// reservation_station
module reservation_station #(
    parameter int  RS_DEPTH   = 8
)(
    input  logic      clk_i,
    input  logic      rst_i,
    input  logic      recover_i,
    input  logic      disp_valid_i,
    output logic      disp_ready_o,
    input  logic [RS_ENTRY_W-1:0] disp_entry_i,    
    output logic      issue_valid_o,
    input  logic      issue_ready_i,
    output logic [RS_ENTRY_W-1:0] issue_entry_o,   
    input  logic       cdb_valid_i,
    input  logic [6:0] cdb_tag_i
);
    logic [RS_ENTRY_W-1:0] entries [RS_DEPTH];      
    rs_entry_t rd_tmp;                  
    rs_entry_t nx_tmp;                  
    logic [RS_ENTRY_W-1:0] entries_n [RS_DEPTH];
    logic [RS_DEPTH-1:0] valid_vec;
    logic [RS_DEPTH-1:0] ready_vec;
    always_comb begin
        for (int i = 0; i < RS_DEPTH; i++) begin
            rd_tmp       = entries[i];
            valid_vec[i] = rd_tmp.valid;
            ready_vec[i] = rd_tmp.rs1_rdy & rd_tmp.rs2_rdy;  
        end
    end
    logic [RS_DEPTH-1:0] free_mask; 
    assign free_mask = ~valid_vec;
    logic [$clog2(RS_DEPTH)-1:0] free_idx;
    logic have_free;
    prioritydecoder #(.WIDTH(RS_DEPTH)) u_dec_free (
        .in   (free_mask),
        .out  (free_idx),
        .valid(have_free)
    );
  ...
Settings: LEC_CHECK=0, CAP_MARGIN=10, CELL_PAD_IN_SITES_DETAIL_PLACEMENT=2, CELL_PAD_IN_SITES_GLOBAL_PLACEMENT=0, CORE_ASPECT_RATIO=1.0, CORE_MARGIN=7, CORE_UTILIZATION=59, CTS_CLUSTER_DIAMETER=77, CTS_CLUSTER_SIZE=82, GPL_ROUTABILITY_DRIVEN=0, GPL_TIMING_DRIVEN=1, MAX_ROUTING_LAYER=met4, SETUP_SLACK_MARGIN=-0.13, SLEW_MARGIN=20, TNS_END_PERCENT=15; clock period 9.45 ns.
run.sh (not shown) runs the stock make flow with config.mk's settings and CLKGATE_MAP_FILE=.
The first run aborted during detailed placement (DPL-0033).
==> next run, changes <==
==> flow/config.mk (replaced) <==
export PLATFORM = sky130hd
export DESIGN_NAME = reservation_station
export DESIGN_NICKNAME = reservation_station
export VERILOG_FILES = /design/flow/design.v
export SDC_FILE = /design/flow/constraint.sdc
export NUM_CORES = 4
export LEC_CHECK = 0
export CAP_MARGIN = 20
export CORE_MARGIN = 4
export CORE_UTILIZATION = 59
export CTS_CLUSTER_SIZE = 99
export PLACE_DENSITY = 0.55
export SLEW_MARGIN = 20
==> flow/constraint.sdc (replaced) <==
create_clock -name core_clock -period 4.05 [get_ports {clk_i}]
set_input_delay 0.8100 -clock core_clock [delete_from_list [all_inputs] [get_ports {clk_i}]]
set_output_delay 0.8100 -clock core_clock [all_outputs]
set_load 0.01 [all_outputs]
Result:
- The new run passed the timing, design-rule and antenna checks
- synthesized cell count stays the same
- synthesized area stays the same
- die area is lower by a few percent
==> next run, changes <==
--- a/flow/config.mk
+++ b/flow/config.mk
@@ -9,4 +9,3 @@
-export CORE_MARGIN = 4
-export CORE_UTILIZATION = 59
-export CTS_CLUSTER_SIZE = 99
-export PLACE_DENSITY = 0.55
+export CORE_MARGIN = 2
+export CORE_UTILIZATION = 57
+export SETUP_SLACK_MARGIN = 1.79
==> flow/constraint.sdc (replaced) <==
create_clock -name core_clock -period 7.21 [get_ports {clk_i}]
set_input_delay 1.4420 -clock core_clock [delete_from_list [all_inputs] [get_ports {clk_i}]]
set_output_delay 1.4420 -clock core_clock [all_outputs]
set_load 0.01 [all_outputs]
Effect:
- die size grows by 1.4%
- via count shrinks by 1.0%
- worst setup slack gets better by 1800 ps
- final area shrinks by 1.7%
- hold slack gets better by 80 ps
==> next run, changes <==
--- a/flow/config.mk
+++ b/flow/config.mk
@@ -10,2 +10,4 @@
-export CORE_UTILIZATION = 57
-export SETUP_SLACK_MARGIN = 1.79
+export CORE_UTILIZATION = 72
+export CTS_CLUSTER_SIZE = 14
+export HOLD_SLACK_MARGIN = -0.09
+export SETUP_SLACK_MARGIN = 0.48
==> flow/constraint.sdc (replaced) <==
create_clock -name core_clock -period 3.28 [get_ports {clk_i}]
set_input_delay 0.6560 -clock core_clock [delete_from_list [all_inputs] [get_ports {clk_i}]]
set_output_delay 0.6560 -clock core_clock [all_outputs]
set_load 0.01 [all_outputs]
What happened: Routed wire length is lower by 1.8%. Clock-buffer cell count is lower by 18. Worst hold slack degrades by 360 ps. Total power is higher by 120%.

========
Setup of job 1416:
reservation_station again, from the RTL that the note above started with.
make LEC_CHECK=0 CAP_MARGIN=20 CORE_MARGIN=4 CORE_UTILIZATION=72 CTS_CLUSTER_SIZE=14 SETUP_SLACK_MARGIN=0.33 SLEW_MARGIN=20 finish   # period 3.3 ns
The following lists how job 5836 was set up differently from job 1416:
# job 1416
export LEC_CHECK = 0
export CAP_MARGIN = 20
export CORE_MARGIN = 4
export CORE_UTILIZATION = 72
export CTS_CLUSTER_SIZE = 14
export SETUP_SLACK_MARGIN = 0.33
export SLEW_MARGIN = 20
create_clock -name core_clock -period 3.3 [get_ports {clk_i}]
# job 5836
export LEC_CHECK = 0
export ABC_AREA = 1
export CAP_MARGIN = 20
export CORE_ASPECT_RATIO = 1.77
export CORE_MARGIN = 4
export CORE_UTILIZATION = 60
export GPL_TIMING_DRIVEN = 0
export HOLD_SLACK_MARGIN = 0.25
export MAX_ROUTING_LAYER = met5
export PLACE_DENSITY = 0.55
export SLEW_MARGIN = 20
create_clock -name core_clock -period 10.0 [get_ports {clk_i}]
Job 5836 vs. job 1416: combinational cell fraction of total power saw an increase, number of antenna violations at the first check in global routing saw a decrease, clock-buffer cell count saw a decrease, number of cells on the critical path saw an increase, sequential cell fraction of total power saw a decrease.
Summary — final critical-path setup slack, job 5836 relative to job 1416: higher, by 3.98 ns.
From job 1416 to job 5836 the numbers moved as follows: number of instances in the synthesized netlist now sits lower; routed wire length on met3 decreased by 45% relative to the old numbers; post-synthesis cell area went down 4.0%; total power decreased 31 mW.
> inputs changed (job 5836 -> job 9867)
# job 5836
export LEC_CHECK = 0
export ABC_AREA = 1
export CAP_MARGIN = 20
export CORE_ASPECT_RATIO = 1.77
export CORE_MARGIN = 4
export CORE_UTILIZATION = 60
export GPL_TIMING_DRIVEN = 0
export HOLD_SLACK_MARGIN = 0.25
export MAX_ROUTING_LAYER = met5
export PLACE_DENSITY = 0.55
export SLEW_MARGIN = 20
create_clock -name core_clock -period 10.0 [get_ports {clk_i}]
# job 9867
export LEC_CHECK = 0
export CAP_MARGIN = 20
export CORE_MARGIN = 2
export CORE_UTILIZATION = 72
export CTS_CLUSTER_SIZE = 24
export HOLD_SLACK_MARGIN = 0.3
export SETUP_SLACK_MARGIN = 0.49
export SLEW_MARGIN = 20
create_clock -name core_clock -period 3.28 [get_ports {clk_i}]
Results
- [compare] base=job 5836 new=job 9867: core utilization saw an increase, cell-internal power saw an increase, overall power after layout saw an increase, total wire length saw an increase, register-to-register slack saw a decrease.
- Proportion of power drawn by flip-flops and latches essentially unchanged between job 9867 and job 5836.
Setup changes, job 9867 to job 4091
# job 9867
export LEC_CHECK = 0
export CAP_MARGIN = 20
export CORE_MARGIN = 2
export CORE_UTILIZATION = 72
export CTS_CLUSTER_SIZE = 24
export HOLD_SLACK_MARGIN = 0.3
export SETUP_SLACK_MARGIN = 0.49
export SLEW_MARGIN = 20
create_clock -name core_clock -period 3.28 [get_ports {clk_i}]
# job 4091
export LEC_CHECK = 0
export CAP_MARGIN = 20
export CORE_MARGIN = 2
export CORE_UTILIZATION = 72
export CTS_CLUSTER_SIZE = 40
export SETUP_SLACK_MARGIN = -0.48
export SLEW_MARGIN = 20
create_clock -name core_clock -period 7.21 [get_ports {clk_i}]
==> comparison <==
The switching share of power of job 9867 and that of job 4091 are within noise of each other. Placed cell count: job 4091 and job 9867 compared, higher one is job 9867. Row transition time of the tightest slew-check pin: job 4091 lower / job 9867 higher. Taking job 9867 as the reference, in job 4091 total placed instance area shrank by 2.2%; combinational cell fraction of total power saw a decrease. In job 4091 relative to job 9867, non-clock buffer instance count of the final layout had gone down by more than 10%. Looking at average routed wire per standard cell, job 4091 sits below job 9867. Relative to job 9867, worst setup slack increased by 1.50 ns in job 4091. Job 9867 has a higher total global-route track usage than job 4091. Of job 4091 and job 9867, the lower antenna diode count belongs to job 4091. Sequential cell area share, job 4091 and job 9867: lower on job 9867.
Power and IR drop assume default switching activity.
